==> v20 <==
==> flow/design.v <==
module adc_interface (
    input wire clk,
    input wire rst_n,
    input wire [11:0] adc_data,
    input wire adc_valid,
    output reg [11:0] voltage_fb,
    output reg data_ready
);
    always @(posedge clk or negedge rst_n) begin
        if (!rst_n) begin
            voltage_fb <= 12'd0;
            data_ready <= 1'b0;
        end else begin
            if (adc_valid) begin
                voltage_fb <= adc_data;
                data_ready <= 1'b1;
            end else begin
                data_ready <= 1'b0;
            end
        end
    end
endmodule
module pid_controller #(
    parameter DATA_WIDTH = 12,
    parameter KP = 16'd100,
    parameter KI = 16'd10,
    parameter KD = 16'd5,
    parameter SETPOINT = 12'd2048
)(
    input wire clk,
    input wire rst_n,
    input wire [DATA_WIDTH-1:0] feedback,
    input wire fb_valid,
    output reg [9:0] control_out,
    output reg out_valid
);
    reg signed [DATA_WIDTH:0] error;
    reg signed [DATA_WIDTH:0] prev_error;
    reg signed [31:0] integral;
    reg signed [DATA_WIDTH:0] derivative;
    reg signed [31:0] p_term, i_term, d_term;
    reg signed [31:0] pid_sum;
    always @(posedge clk or negedge rst_n) begin
        if (!rst_n) begin
            error <= 0;
            prev_error <= 0;
            integral <= 0;
            derivative <= 0;
            p_term <= 0;
            i_term <= 0;
            d_term <= 0;
            pid_sum <= 0;
            control_out <= 10'd512;
            out_valid <= 1'b0;
        end else if (fb_valid) begin
            error <= SETPOINT - feedback;
            prev_error <= error;
            if (integral + error > 32'sd100000)
                integral <= 32'sd100000;
            else if (integral + error < -32'sd100000)
                integral <= -32'sd100000;
            else
                integral <= integral + error;
            derivative <= error - prev_error;
            p_term <= ($signed({16'd0, KP}) * error) >>> 8;
            i_term <= ($signed({16'd0, KI}) * integral) >>> 16;
            d_term <= ($signed({16'd0, KD}) * derivative) >>> 8;
            pid_sum <= p_term + i_term + d_term + 32'sd512;
            if (pid_sum > 32'sd1023)
                control_out <= 10'd1023;
            else if (pid_sum < 32'sd0)
                control_out <= 10'd0;
            else
                control_out <= pid_sum[9:0];
            out_valid <= 1'b1;
        end else begin
            out_valid <= 1'b0;
        end
    end
endmodule
module pwm_generator #(
    parameter CLK_FREQ = 100_000_000,
    parameter PWM_FREQ = 100_000,
    parameter PWM_RESOLUTION = 10
)(
    input wire clk,
    input wire rst_n,
    input wire [PWM_RESOLUTION-1:0] duty_cycle,
    output reg pwm_out
);
    localparam COUNTER_MAX = CLK_FREQ / PWM_FREQ;
    reg [$clog2(COUNTER_MAX)-1:0] counter;
    reg [PWM_RESOLUTION-1:0] duty_reg;
    reg [PWM_RESOLUTION-1:0] compare_val;
    always @(posedge clk or negedge rst_n) begin
        if (!rst_n) begin
            counter <= 0;
            duty_reg <= 0;
            compare_val <= 0;
            pwm_out <= 1'b0;
        end else begin
            if (counter < COUNTER_MAX - 1) begin
                counter <= counter + 1;
            end else begin
                counter <= 0;
                duty_reg <= duty_cycle;
            end
            compare_val <= (duty_reg * COUNTER_MAX) >> PWM_RESOLUTION;
            pwm_out <= (counter < compare_val) ? 1'b1 : 1'b0;
        end
    end
endmodule
module buck_converter_top #(
    parameter CLK_FREQ = 100_000_000,
    parameter PWM_FREQ = 100_000,
    parameter V_REF = 12'd2048,
    parameter KP = 16'd100,
    parameter KI = 16'd10,
    parameter KD = 16'd5
)(
    input wire clk,
    input wire rst_n,
    input wire [11:0] adc_data,
    input wire adc_valid,
    output wire pwm_out,
    output wire [11:0] voltage_monitor,
    output wire [9:0] duty_cycle_monitor
);
    wire [11:0] voltage_fb;
    wire adc_ready;
    wire [9:0] duty_cycle;
    wire pid_valid;
    adc_interface adc_if (
        .clk(clk),
        .rst_n(rst_n),
        .adc_data(adc_data),
        .adc_valid(adc_valid),
        .voltage_fb(voltage_fb),
        .data_ready(adc_ready)
    );
    pid_controller #(
        .DATA_WIDTH(12),
        .KP(KP),
        .KI(KI),
        .KD(KD),
        .SETPOINT(V_REF)
    ) pid_ctrl (
        .clk(clk),
        .rst_n(rst_n),
        .feedback(voltage_fb),
        .fb_valid(adc_ready),
        .control_out(duty_cycle),
        .out_valid(pid_valid)
    );
    pwm_generator #(
        .CLK_FREQ(CLK_FREQ),
        .PWM_FREQ(PWM_FREQ),
        .PWM_RESOLUTION(10)
    ) pwm_gen (
        .clk(clk),
        .rst_n(rst_n),
        .duty_cycle(duty_cycle),
        .pwm_out(pwm_out)
    );
    assign voltage_monitor = voltage_fb;
    assign duty_cycle_monitor = duty_cycle;
endmodule
==> flow/run.sh <==
#!/bin/bash
# the make line also repeats each setting of config.mk as NAME=value (left out here)
make -C /OpenROAD-flow-scripts/flow DESIGN_CONFIG=/design/flow/config.mk WORK_HOME=/design/flow/orfs CLKGATE_MAP_FILE= finish
==> flow/config.mk <==
export PLATFORM = sky130hd
export DESIGN_NAME = buck_converter_top
export DESIGN_NICKNAME = buck_converter_top
export VERILOG_FILES = /design/flow/design.v
export SDC_FILE = /design/flow/constraint.sdc
export NUM_CORES = 4
export LEC_CHECK = 0
export CAP_MARGIN = 20
export CORE_MARGIN = 2
export CORE_UTILIZATION = 72
export CTS_CLUSTER_DIAMETER = 33
export CTS_CLUSTER_SIZE = 21
export SETUP_SLACK_MARGIN = 1.19
export SLEW_MARGIN = 20
==> flow/constraint.sdc <==
create_clock -name core_clock -period 4.02 [get_ports {clk}]
set_input_delay 0.8040 -clock core_clock [delete_from_list [all_inputs] [get_ports {clk}]]
set_output_delay 0.8040 -clock core_clock [all_outputs]
set_load 0.01 [all_outputs]
==> inputs of v18, as changes to v20 <==
- ABC_AREA: not set -> 1
- CORE_UTILIZATION: 72 -> 64
- CTS_CLUSTER_DIAMETER: 33 -> not set
- CTS_CLUSTER_SIZE: 21 -> not set
- SETUP_SLACK_MARGIN: 1.19 -> not set
==> flow/constraint.sdc (replaced) <==
create_clock -name core_clock -period 2.93 [get_ports {clk}]
set_input_delay 0.5860 -clock core_clock [delete_from_list [all_inputs] [get_ports {clk}]]
set_output_delay 0.5860 -clock core_clock [all_outputs]
set_load 0.01 [all_outputs]
==> notes.md <==
Implementation results are summarized by area below.

Run status
The run stopped with a tool error. The flow stopped in global routing (5_1_grt). The first error in the log reads "[ERROR GRT-0232] Routing congestion too high. Check the congestion heatmap in the GUI".

Synthesis
The mapped netlist covers 0.0158 sq mm. The average size of a mapped cell is between 9 and 10 sq um.

Placed design
Once placement completed, the tool counted placed cells totaling about 2000.

Global route
met2 track demand over resource after global routing is 1.04. On met1, the global router reports a usage of 0.849.
Source of the figures above: v20

==> notes.md <==
Purpose: to document the outcome of synthesis and place and route.

Run status
The flow ran to the end, but the layout failed its checks. In this run the layout check failures are setup timing.

Final timing
The final number of setup-violating endpoints is 62. The worst path setup slack after routing is -1.11 ns.

Placed design
The cell count after placement is about 2800.

Synthesis
The synthesized netlist occupies a cell area of 0.0169 sq mm.
Source of the figures above: v18


========
==> inputs of job 7270 <==
RTL: the design.v shown in full above, as it stands there.
clock: 10.0 ns
lec_check: 0
abc_area: 1
cap_margin: 5
cell_pad_in_sites_global_placement: 3
core_aspect_ratio: 0.92
core_margin: 2
core_utilization: 40
cts_cluster_diameter: 257
gpl_routability_driven: 0
max_routing_layer: met4
min_routing_layer: met2
place_density_lb_addon: 0.1
slew_margin: 25
tns_end_percent: 30
run.sh (not shown) runs the stock make flow with config.mk's settings and CLKGATE_MAP_FILE=.
==> job 9845 (differences from job 7270) <==
==> flow/config.mk (replaced) <==
export PLATFORM = sky130hd
export DESIGN_NAME = buck_converter_top
export DESIGN_NICKNAME = buck_converter_top
export VERILOG_FILES = /design/flow/design.v
export SDC_FILE = /design/flow/constraint.sdc
export NUM_CORES = 4
export LEC_CHECK = 0
export ABC_AREA = 1
export CAP_MARGIN = 5
export CELL_PAD_IN_SITES_GLOBAL_PLACEMENT = 3
export CORE_MARGIN = 2
export CORE_UTILIZATION = 40
export MIN_ROUTING_LAYER = met2
export SLEW_MARGIN = 5
==> job 7088 (differences from job 7270) <==
==> flow/config.mk (replaced) <==
export PLATFORM = sky130hd
export DESIGN_NAME = buck_converter_top
export DESIGN_NICKNAME = buck_converter_top
export VERILOG_FILES = /design/flow/design.v
export SDC_FILE = /design/flow/constraint.sdc
export NUM_CORES = 4
export LEC_CHECK = 0
export CAP_MARGIN = 20
export CORE_MARGIN = 2
export CORE_UTILIZATION = 40
export CTS_CLUSTER_DIAMETER = 393
export CTS_CLUSTER_SIZE = 98
export SETUP_SLACK_MARGIN = -0.97
export SLEW_MARGIN = 20
==> notes.md <==
The layout was made with Yosys and OpenROAD.

The run finished, with violations left. A clean result was blocked by DRC. The non-filler instance count after layout is roughly 2,800.

The fmax is 234 MHz. The count of nets after finishing is approximately 2,600. Together, buffers and inverters on the worst path number 4. The data arrival time reported for the critical path is 4.69 ns. The script parses the final routing iteration and logs DRC violations as 1. The pre-CTS setup check shows a worst slack of roughly 5.8 ns. The wire length on met3 is 20,000 um. The violation count after the first detailed-routing iteration is about 2,400. The uppermost signal routing layer after detailed routing is met4.
# the run above: job 7270

==> notes.md <==
The layout was made with Yosys and OpenROAD.

The non-filler instance count after layout is between 2,000 and 3,000. The uppermost signal routing layer after detailed routing is met5. The run finished with no timing, DRC or antenna violations. Per the log, the first TritonRoute iteration ended with a DRC count of about 2,200. The post-placement setup slack is 5.65 ns. The wire length on met3 is 18,700 um. The fmax is 231 MHz. The script reports the combined buffer and inverter count of the critical path as 4.
# the run above: job 9845

==> notes.md <==
The layout was made with Yosys and OpenROAD.

Grouping stages by cell kind, the critical path spends the most delay in AND-OR/OR-AND gates. Together, buffers and inverters on the worst path number 1. The number of flops mapped to enable cells by yosys is 0. The worst hold path passes through 2 cells.

For reference, the final report shows the max-slew violation count at 0. The non-filler instance count after layout is 2,186. The fmax is about 210 MHz. The violation count after the first detailed-routing iteration is 490. The worst path arrival time is 5.10 ns. The final sum of negative setup slack is 0 ns.

The highest layer touched by signal routing is met4. The routed design uses 645 um of met3 wire. The share of the core area taken by cells at floorplan is 40.7%. The number of DRC violations after detailed routing is 0.

From synthesis to final layout, the design area changed by 9.11%. The run finished with no timing, DRC or antenna violations. For reference, the final report shows the hold violation count at 0.
# the run above: job 7088


========
==> trial 54 <==
RTL: the design.v shown in full above, as it stands there.
make LEC_CHECK=0 ABC_AREA=1 CAP_MARGIN=20 CORE_ASPECT_RATIO=0.5 CORE_MARGIN=2 CORE_UTILIZATION=72 CTS_CLUSTER_DIAMETER=396 CTS_CLUSTER_SIZE=99 PLACE_DENSITY=0.36 SLEW_MARGIN=20 TNS_END_PERCENT=10 finish   # period 3.5 ns
==> inputs of build 64, as changes to trial 54 <==
- ABC_AREA: 1 -> unset
- CORE_ASPECT_RATIO: 0.5 -> unset
- CORE_UTILIZATION: 72 -> 65
- CTS_CLUSTER_DIAMETER: 396 -> unset
- CTS_CLUSTER_SIZE: 99 -> unset
- PLACE_DENSITY: 0.36 -> unset
- TNS_END_PERCENT: 10 -> unset
==> flow/constraint.sdc (replaced) <==
create_clock -name core_clock -period 4.65 [get_ports {clk}]
set_input_delay 0.9300 -clock core_clock [delete_from_list [all_inputs] [get_ports {clk}]]
set_output_delay 0.9300 -clock core_clock [all_outputs]
set_load 0.01 [all_outputs]
==> inputs of build 73, as changes to trial 54 <==
- CORE_ASPECT_RATIO: 0.5 -> unset
- CTS_CLUSTER_DIAMETER: 396 -> unset
- CTS_CLUSTER_SIZE: 99 -> unset
- PLACE_DENSITY: 0.36 -> unset
- TNS_END_PERCENT: 10 -> unset
==> flow/constraint.sdc (replaced) <==
create_clock -name core_clock -period 2.93 [get_ports {clk}]
set_input_delay 0.5860 -clock core_clock [delete_from_list [all_inputs] [get_ports {clk}]]
set_output_delay 0.5860 -clock core_clock [all_outputs]
set_load 0.01 [all_outputs]
==> results <==
Build 64 finished clean. Trial 54 finished but failed the layout checks on setup timing. Build 73 aborted during 5_1_grt on GRT-0116.
The highest die area belongs to build 64, the lowest to build 73.
Sequential cell count is the same in trial 54 and build 64.
Of trial 54 and build 64, trial 54 has the higher first-iteration DRC count (gap 99%, measured against build 64).
In count of clock-buffer cells in the layout, trial 54 and build 64 do not differ.
Between trial 54 and build 64, the lower via count is in build 64 (gap 26%, measured against build 64).

========
==> run A: inputs <==
// buck_converter_top: RTL as listed in full above, without the edits since
Settings: LEC_CHECK=0, ABC_AREA=1, CAP_MARGIN=20, CELL_PAD_IN_SITES_DETAIL_PLACEMENT=0, CELL_PAD_IN_SITES_GLOBAL_PLACEMENT=0, CORE_MARGIN=10, CORE_UTILIZATION=45, CTS_CLUSTER_DIAMETER=218, CTS_CLUSTER_SIZE=98, GPL_ROUTABILITY_DRIVEN=0, GPL_TIMING_DRIVEN=0, MAX_ROUTING_LAYER=met5, PLACE_DENSITY_LB_ADDON=0.2, SETUP_SLACK_MARGIN=-0.29, SLEW_MARGIN=25, TNS_END_PERCENT=35; clock period 2.94 ns.
==> run F: changes against run A <==
==> flow/config.mk (replaced) <==
export PLATFORM = sky130hd
export DESIGN_NAME = buck_converter_top
export DESIGN_NICKNAME = buck_converter_top
export VERILOG_FILES = /design/flow/design.v
export SDC_FILE = /design/flow/constraint.sdc
export NUM_CORES = 4
export LEC_CHECK = 0
export CAP_MARGIN = 20
export CELL_PAD_IN_SITES_DETAIL_PLACEMENT = 0
export CELL_PAD_IN_SITES_GLOBAL_PLACEMENT = 0
export CORE_MARGIN = 10
export CORE_UTILIZATION = 57
export CTS_CLUSTER_DIAMETER = 214
export CTS_CLUSTER_SIZE = 98
export GPL_ROUTABILITY_DRIVEN = 1
export GPL_TIMING_DRIVEN = 0
export MAX_ROUTING_LAYER = met5
export PLACE_DENSITY_LB_ADDON = 0.2
export SETUP_SLACK_MARGIN = 0.25
export SLEW_MARGIN = 25
export TNS_END_PERCENT = 35
==> run D: changes against run A <==
==> flow/config.mk (replaced) <==
export PLATFORM = sky130hd
export DESIGN_NAME = buck_converter_top
export DESIGN_NICKNAME = buck_converter_top
export VERILOG_FILES = /design/flow/design.v
export SDC_FILE = /design/flow/constraint.sdc
export NUM_CORES = 4
export LEC_CHECK = 0
export CAP_MARGIN = 20
export CELL_PAD_IN_SITES_DETAIL_PLACEMENT = 0
export CELL_PAD_IN_SITES_GLOBAL_PLACEMENT = 0
export CORE_MARGIN = 10
export CORE_UTILIZATION = 33
export CTS_CLUSTER_DIAMETER = 56
export GPL_ROUTABILITY_DRIVEN = 1
export GPL_TIMING_DRIVEN = 1
export MAX_ROUTING_LAYER = met5
export SETUP_SLACK_MARGIN = 0.25
export SLEW_MARGIN = 40
==> run M: changes against run A <==
--- a/flow/config.mk
+++ b/flow/config.mk
@@ -11,5 +11,5 @@
 export CELL_PAD_IN_SITES_GLOBAL_PLACEMENT = 0
 export CORE_MARGIN = 10
-export CORE_UTILIZATION = 45
+export CORE_UTILIZATION = 61
 export CTS_CLUSTER_DIAMETER = 218
 export CTS_CLUSTER_SIZE = 98
@@ -17,5 +17,5 @@
 export GPL_TIMING_DRIVEN = 0
 export MAX_ROUTING_LAYER = met5
-export PLACE_DENSITY_LB_ADDON = 0.2
+export PLACE_DENSITY = 0.42
 export SETUP_SLACK_MARGIN = -0.29
 export SLEW_MARGIN = 25
==> qor summary <==
quantity                                                              run F                   run D                   run A                   run M
Run status                                                  failed layout checks    failed layout checks    failed layout checks    failed layout checks
Reasons for failing layout checks                      negative setup slack    negative setup slack    negative setup slack    negative setup slack
Hold Slack                                                         54.22 ps                144.1 ps               0.4503 ps                480.6 ps
Non-Clock Inverter Count                                                163                     163                     347                     347
Total negative setup slack                                        -67750 ps               -57550 ps               -22850 ps               -34110 ps
Cells after DPL                                                        2056                    2575                    2748                    2652
HPWL reported at the end of detailed placement                     29.19 mm                29.47 mm                34.69 mm                34.16 mm
Final #Nets                                                            2098                    2366                    2645                    2693
Number of buffers inserted by post-CTS setup repair                      61                      61                      34                      41
Minimum setup slack in the final design                            -1337 ps                -1173 ps                -1045 ps                -1049 ps
Cell Area, Placed                                                16860 um^2              19630 um^2              17960 um^2              17840 um^2
Reg-to-Reg End                                       pwm_gen.compare_val[9]  pwm_gen.compare_val[9]  pwm_gen.compare_val[9]  pwm_gen.compare_val[4]
Placement Rows                                                           60                      80                      70                      60
Crit path time final                                                4277 ps                 4113 ps                 3985 ps                 3989 ps
Core Footprint                                                   27100 um^2              47450 um^2              36790 um^2              27100 um^2
